== zinc ==
## calc
module calc(
    input clk,  
    input rst_n,  
    input [7:0] num,
    input [2:0] op,
    input start,
    output reg [15:0] result,
    output reg [15:0] display_val,  
    output [2:0] led_op,  
    output reg stop
);
Settings: LEC_CHECK=0, CAP_MARGIN=0, CELL_PAD_IN_SITES_DETAIL_PLACEMENT=1, CELL_PAD_IN_SITES_GLOBAL_PLACEMENT=1, CORE_ASPECT_RATIO=1.47, CORE_MARGIN=9, CORE_UTILIZATION=40, MAX_ROUTING_LAYER=met5, MIN_ROUTING_LAYER=met2, PLACE_DENSITY=0.6, SLEW_MARGIN=20, TNS_END_PERCENT=15; clock period 70.1 ns.
run.sh (not shown) runs the stock make flow with config.mk's settings and CLKGATE_MAP_FILE=.
Input changes introduced in pepper (baseline for comparison: zinc):
==> flow/config.mk <==
export PLATFORM = sky130hd
export DESIGN_NAME = calc
export DESIGN_NICKNAME = calc
export VERILOG_FILES = /design/flow/design.v
export SDC_FILE = /design/flow/constraint.sdc
export NUM_CORES = 4
export LEC_CHECK = 0
export CAP_MARGIN = 20
export CORE_MARGIN = 2
export CORE_UTILIZATION = 17
export PLACE_DENSITY = 0.6
export SLEW_MARGIN = 20
==> flow/constraint.sdc <==
create_clock -name core_clock -period 52.6 [get_ports {clk}]
set_input_delay 10.5200 -clock core_clock [delete_from_list [all_inputs] [get_ports {clk}]]
set_output_delay 10.5200 -clock core_clock [all_outputs]
set_load 0.01 [all_outputs]
Notes after the runs:
Of pepper and zinc, zinc shows the higher sequential share of layout area, with pepper below it.
| max-capacitance violation count | zinc vs pepper | ≈ equal |
pepper vs zinc: share of the cycle needed by the critical path after routing up
Note that the routed wire length recorded for pepper amounts to 0.859 times the value seen in zinc.

calc again, from the RTL that the note above started with.
Settings: LEC_CHECK=0, CAP_MARGIN=0, CORE_MARGIN=2, CORE_UTILIZATION=72, CTS_CLUSTER_DIAMETER=351, CTS_CLUSTER_SIZE=34, SETUP_SLACK_MARGIN=-0.99, SLEW_MARGIN=20; clock period 16.7 ns.
The baseline ended with an error in detailed placement (3_5_place_dp).
Rerun with:
Settings changed: ABC_AREA set to 1, CAP_MARGIN 0 to 20, CTS_CLUSTER_DIAMETER 351 to unset, CTS_CLUSTER_SIZE 34 to unset, PLACE_DENSITY set to 0.42, SETUP_SLACK_MARGIN -0.99 to unset, TNS_END_PERCENT set to 15.
Clock period 16.7 ns to 48.4 ns, I/O delays scaled along.
The new run ran to the end with no violations.
Die size climbs by a few percent.
Synthesized cell count climbs by about a fifth.
Synthesized area climbs by a few percent.
Rerun with:
Settings changed: ABC_AREA 1 to unset, CORE_UTILIZATION 72 to 59, PLACE_DENSITY 0.42 to unset, SETUP_SLACK_MARGIN set to 5.0, TNS_END_PERCENT 15 to unset.
Clock period 48.4 ns to 47.8 ns, I/O delays scaled along.
=> The new run reached the layout checks and failed them: setup timing; wire length rises by 14%; global-route usage decreases by 1.4 points; fmax goes down by 7.3%; clock-buffer cell count went up by 1; first-iteration DRC count shrinks by 17%; core utilization fell by 4.1 points; die size went up by 18%.

## run A
The RTL this note starts from:
==> flow/design.v <==
module half_addr(
    input a,
    input b,
    output sum,
    output carry  
);
assign sum = a ^ b;
assign carry = a & b;
endmodule
module full_addr(
    input a,
    input b,
    input cin,  
    output sum,
    output carry  
);
assign sum = a ^ b ^ cin;
assign carry = (a & b) | (cin & (a ^ b));
endmodule
module i4_addr(
    input  [3:0] a,           
    input  [3:0] b,           
    input        cin,         
    input        valid_in,    
    output [3:0] sum,         
    output       group_g,     
    output       group_p,     
    output       ready_out    
);
wire [3:0] g, p;
assign g = a & b;           
assign p = a | b;           
wire c1, c2, c3;
assign c1 = g[0] | (p[0] & cin);
assign c2 = g[1] | (p[1] & g[0]) | (p[1] & p[0] & cin);
assign c3 = g[2] | (p[2] & g[1]) | (p[2] & p[1] & g[0]) | (p[2] & p[1] & p[0] & cin);
assign group_g = g[3] | (p[3] & g[2]) | (p[3] & p[2] & g[1]) | (p[3] & p[2] & p[1] & g[0]);
assign group_p = p[3] & p[2] & p[1] & p[0];
assign sum[0] = a[0] ^ b[0] ^ cin;
assign sum[1] = a[1] ^ b[1] ^ c1;
assign sum[2] = a[2] ^ b[2] ^ c2;
assign sum[3] = a[3] ^ b[3] ^ c3;
reg ready_out_reg;
always @(*) begin
    if (valid_in) begin
        ready_out_reg = 1'b1;
    end else begin
        ready_out_reg = 1'b0;
    end
end
assign ready_out = ready_out_reg;
endmodule
module i8_addr(
    input  [7:0] a,           
    input  [7:0] b,           
    input        cin,         
    input        valid_in,    
    output [7:0] sum,         
    output       group_g,     
    output       group_p,     
    output       ready_out    
);
wire [3:0] a_low  = a[3:0];
wire [3:0] a_high = a[7:4];
wire [3:0] b_low  = b[3:0];
wire [3:0] b_high = b[7:4];
wire c4;                
wire g_low, p_low;      
wire g_high, p_high;    
wire ready_low, ready_high;
i4_addr cla_low(
    .a(a_low), .b(b_low), .cin(cin), .valid_in(valid_in),
    .sum(sum[3:0]), .group_g(g_low), .group_p(p_low), .ready_out(ready_low)
);
i4_addr cla_high(
    .a(a_high), .b(b_high), .cin(c4), .valid_in(valid_in),
    .sum(sum[7:4]), .group_g(g_high), .group_p(p_high), .ready_out(ready_high)
);
assign c4 = g_low | (p_low & cin);
assign group_g = g_high | (p_high & g_low);
assign group_p = p_high & p_low;
assign ready_out = ready_low & ready_high;
endmodule
module i16_add(
    input  [15:0] a,          
    input  [15:0] b,          
    input        valid_in,    
    output [15:0] sum,        
    output       carry_out,   
    output       ready_out    
);
wire [7:0] a_low  = a[7:0];   
wire [7:0] a_high = a[15:8];  
wire [7:0] b_low  = b[7:0];
wire [7:0] b_high = b[15:8];
wire c0, c8;                
wire g_low, p_low;          
wire g_high, p_high;        
wire ready_low, ready_high; 
assign c0 = 1'b0;           
i8_addr cla_low_8bit(
    .a(a_low), .b(b_low), .cin(c0), .valid_in(valid_in),
    .sum(sum[7:0]), .group_g(g_low), .group_p(p_low), .ready_out(ready_low)
);
i8_addr cla_high_8bit(
    .a(a_high), .b(b_high), .cin(c8), .valid_in(valid_in),
    .sum(sum[15:8]), .group_g(g_high), .group_p(p_high), .ready_out(ready_high)
);
assign c8 = g_low | (p_low & c0);                   
assign carry_out = g_high | (p_high & g_low) | (p_high & p_low & c0);  
assign ready_out = ready_low & ready_high;
endmodule
module i16_sub(
    input  [15:0] a,          
    input  [15:0] b,          
    input        valid_in,    
    output [15:0] diff,       
    output       borrow_out,  
    output       ready_out    
);
wire [15:0] b_neg = ~b;  
wire [7:0] a_low  = a[7:0];
wire [7:0] a_high = a[15:8];
wire [7:0] b_low  = b_neg[7:0];
wire [7:0] b_high = b_neg[15:8];
wire c0, c8;               
wire g_low, p_low;         
wire g_high, p_high;       
wire ready_low, ready_high;
wire carry_result;
assign c0 = 1'b1;           
i8_addr cla_low_8bit(
    .a(a_low), .b(b_low), .cin(c0), .valid_in(valid_in),
    .sum(diff[7:0]), .group_g(g_low), .group_p(p_low), .ready_out(ready_low)
);
i8_addr cla_high_8bit(
    .a(a_high), .b(b_high), .cin(c8), .valid_in(valid_in),
    .sum(diff[15:8]), .group_g(g_high), .group_p(p_high), .ready_out(ready_high)
);
assign c8 = g_low | (p_low & c0);
assign carry_result = g_high | (p_high & g_low) | (p_high & p_low & c0);
assign borrow_out = ~carry_result;
assign ready_out = ready_low & ready_high;
endmodule
module i16_mul(
    input signed [15:0] a,    
    input signed [15:0] b,    
    input        valid_in,
    output signed [15:0] prod,  
    output       ready_out
);
wire sign_a = a[15];
wire sign_b = b[15];
wire sign_res = sign_a ^ sign_b;
wire [15:0] abs_a = sign_a ? (~a + 1'b1) : a;
wire [15:0] abs_b = sign_b ? (~b + 1'b1) : b;
reg [15:0] abs_prod;
integer i;
always @(*) begin
    abs_prod = 16'd0;
    for(i = 0; i < 16; i = i + 1) begin
        if(abs_b[i]) begin
            abs_prod = abs_prod + (abs_a << i);
        end
    end
end
assign prod = sign_res ? (~abs_prod + 1'b1) : abs_prod;
assign ready_out = valid_in;
endmodule
module i16_div(
    input signed [15:0] a,    
    input signed [15:0] b,    
    input        valid_in,
    output signed [15:0] quot,  
    output       ready_out
);
wire sign_a = a[15];
wire sign_b = b[15];
wire sign_res = sign_a ^ sign_b;
wire [15:0] abs_a = sign_a ? (~a + 1'b1) : a;
wire [15:0] abs_b = sign_b ? (~b + 1'b1) : b;
reg [15:0] abs_quot;
reg [31:0] temp_r;  
integer i;
always @(*) begin
    temp_r = 32'd0;
    if (abs_b == 0) begin
        abs_quot = 16'hFFFF;  
    end else begin
        abs_quot = 16'd0;
        temp_r = 32'd0;
        for(i = 15; i >= 0; i = i - 1) begin
            temp_r = temp_r << 1;
            temp_r[0] = abs_a[i];  
            if(temp_r >= {16'd0, abs_b}) begin
                temp_r = temp_r - {16'd0, abs_b};
                abs_quot[i] = 1'b1;
            end
        end
    end
end
assign quot = sign_res ? (~abs_quot + 1'b1) : abs_quot;
assign ready_out = valid_in;
endmodule
module calc(
    input clk,  
    input rst_n,  
    input [7:0] num,
    input [2:0] op,
    input start,
    output reg [15:0] result,
    output reg [15:0] display_val,  
    output [2:0] led_op,  
    output reg stop
);
reg [15:0] local_result;
reg local_stop;
localparam ADD = 3'd6;
localparam SUB = 3'd5;
localparam MUL = 3'd4;
localparam DIV = 3'd1;
localparam ENT = 3'd2;
localparam CLR = 3'd3;
reg [15:0] a, b;
reg [2:0] local_op;
assign led_op = local_op;  
wire [15:0] res_add, res_sub, res_mul, res_div;
i16_add u_add(.a(a), .b(b), .valid_in(1'b1), .sum(res_add), .carry_out(), .ready_out());
i16_sub u_sub(.a(a), .b(b), .valid_in(1'b1), .diff(res_sub), .borrow_out(), .ready_out());
i16_mul u_mul(.a(a), .b(b), .valid_in(1'b1), .prod(res_mul), .ready_out());
i16_div u_div(.a(a), .b(b), .valid_in(1'b1), .quot(res_div), .ready_out());
localparam S_INPUT_A = 2'b00;
localparam S_INPUT_B = 2'b01;
reg [2:0] state;
always @(posedge clk) begin
	if (~rst_n) begin
    	local_stop <= 0;
        a <= 0;
        b <= 0;
        local_result <= 0;
        display_val <= 0;
        local_op <= 0;
        state <= S_INPUT_A;
    end else begin
        if (~start&local_stop) begin
        local_stop <= 0;
        end else if (start&~local_stop) begin
            case (state)
            S_INPUT_A: begin
                if (op == CLR) begin
                    a <= 0; b <= 0; display_val <= 0; local_result <= 0; local_op <= 0;
                end else if (op == ADD || op == SUB || op == MUL || op == DIV) begin
                    local_op <= op;
                    b <= 0;
                    state <= S_INPUT_B;
                end else if (op == 0) begin
                    a <= a * 16'd10 + {8'd0, num};
                    display_val <= a * 16'd10 + {8'd0, num};
                end
            end
            S_INPUT_B: begin
                if (op == CLR) begin
                    a <= 0; b <= 0; display_val <= 0; local_result <= 0; local_op <= 0;
                    state <= S_INPUT_A;
                end else if (op == ENT) begin
                    case (local_op)
                    ADD: begin local_result <= res_add; display_val <= res_add; end
                    SUB: begin local_result <= res_sub; display_val <= res_sub; end
                    DIV: begin local_result <= res_div; display_val <= res_div; end
                    MUL: begin local_result <= res_mul; display_val <= res_mul; end
                    endcase
                    a <= 0;
                    local_op <= 0;  
                    state <= S_INPUT_A;
                end else if (op == 0) begin
                    b <= b * 16'd10 + {8'd0, num};
                    display_val <= b * 16'd10 + {8'd0, num};
                end
            end
            endcase
            local_stop <= 1;
        end
    end
end
always @(posedge clk) begin
    result <= local_result;
    stop <= local_stop;
end
endmodule
make LEC_CHECK=0 CAP_MARGIN=15 CELL_PAD_IN_SITES_GLOBAL_PLACEMENT=1 CORE_MARGIN=2 CORE_UTILIZATION=57 CTS_CLUSTER_DIAMETER=248 GPL_ROUTABILITY_DRIVEN=1 GPL_TIMING_DRIVEN=1 MIN_ROUTING_LAYER=met1 PLACE_DENSITY=0.62 SETUP_SLACK_MARGIN=2.37 SLEW_MARGIN=40 TNS_END_PERCENT=10 finish   # period 43.2 ns
Run A completed end to end; final checks failed (setup timing).
#### Input delta (run B over run A)
Settings: GPL_TIMING_DRIVEN: 1 -> unset; TNS_END_PERCENT: 10 -> unset; SETUP_SLACK_MARGIN: 2.37 -> unset; GPL_ROUTABILITY_DRIVEN: 1 -> unset; CTS_CLUSTER_DIAMETER: 248 -> unset; MIN_ROUTING_LAYER: met1 -> unset; CORE_UTILIZATION: 57 -> 70; CELL_PAD_IN_SITES_GLOBAL_PLACEMENT: 1 -> unset; SLEW_MARGIN: 40 -> 20; CAP_MARGIN: 15 -> 20; CTS_CLUSTER_SIZE: unset -> 60; PLACE_DENSITY: 0.62 -> unset; the clock period (ns, I/O delays scaled along): 43.2 -> 48.1.
Notes after the runs:
Complete run, failing final checks: run B, reason setup timing. Critical path depth was lower in the run labelled run B.
What run C does differently from run B at the input level:
Settings: SETUP_SLACK_MARGIN: unset -> -0.99; CTS_CLUSTER_SIZE: 60 -> 34; the clock period (ns, I/O delays scaled along): 48.1 -> 16.7.
Run C is listed as incomplete: the tool reported an error in detailed placement (3_5_place_dp) and the run ended there.
Run C -> run B: synthesized cell count delta 0, exact match
In terms of cell area after synthesis, run C and run B differ only marginally.
Last weighted congestion value of the routability-driven placer, run C vs run B: up by a few percent
What run D does differently from run C at the input level:
Settings: swapping -0.99 for 4.94 in SETUP_SLACK_MARGIN; putting CTS_CLUSTER_DIAMETER at 28 where nothing was set; swapping 16.7 for 18.7 in the clock period (ns, I/O delays scaled along).
Findings:
- On initial core utilization, run D tracks run C almost exactly.
- Run D did not finish; a tool error ended it in clock tree synthesis (4_1_cts).
- Going from run C to run D, share of flip-flops with an asynchronous set or reset after synthesis did not really move, die outline height held steady.
- Re total standard cell area after synthesis: no difference whatsoever between run D and run C.
- As far as cell count in the Yosys report is concerned, run C and run D perform about the same.
- Area enclosed by the die boundary came out exactly the same in run D and run C.
- [compare] base=run C new=run D: yosys synthesis chip area was more or less identical, weighted congestion reported at the end of routability-driven placement went down by about 3.5%, area share of and/or/nand/nor cells after synthesis was more or less identical, synthesized cell count was more or less identical.
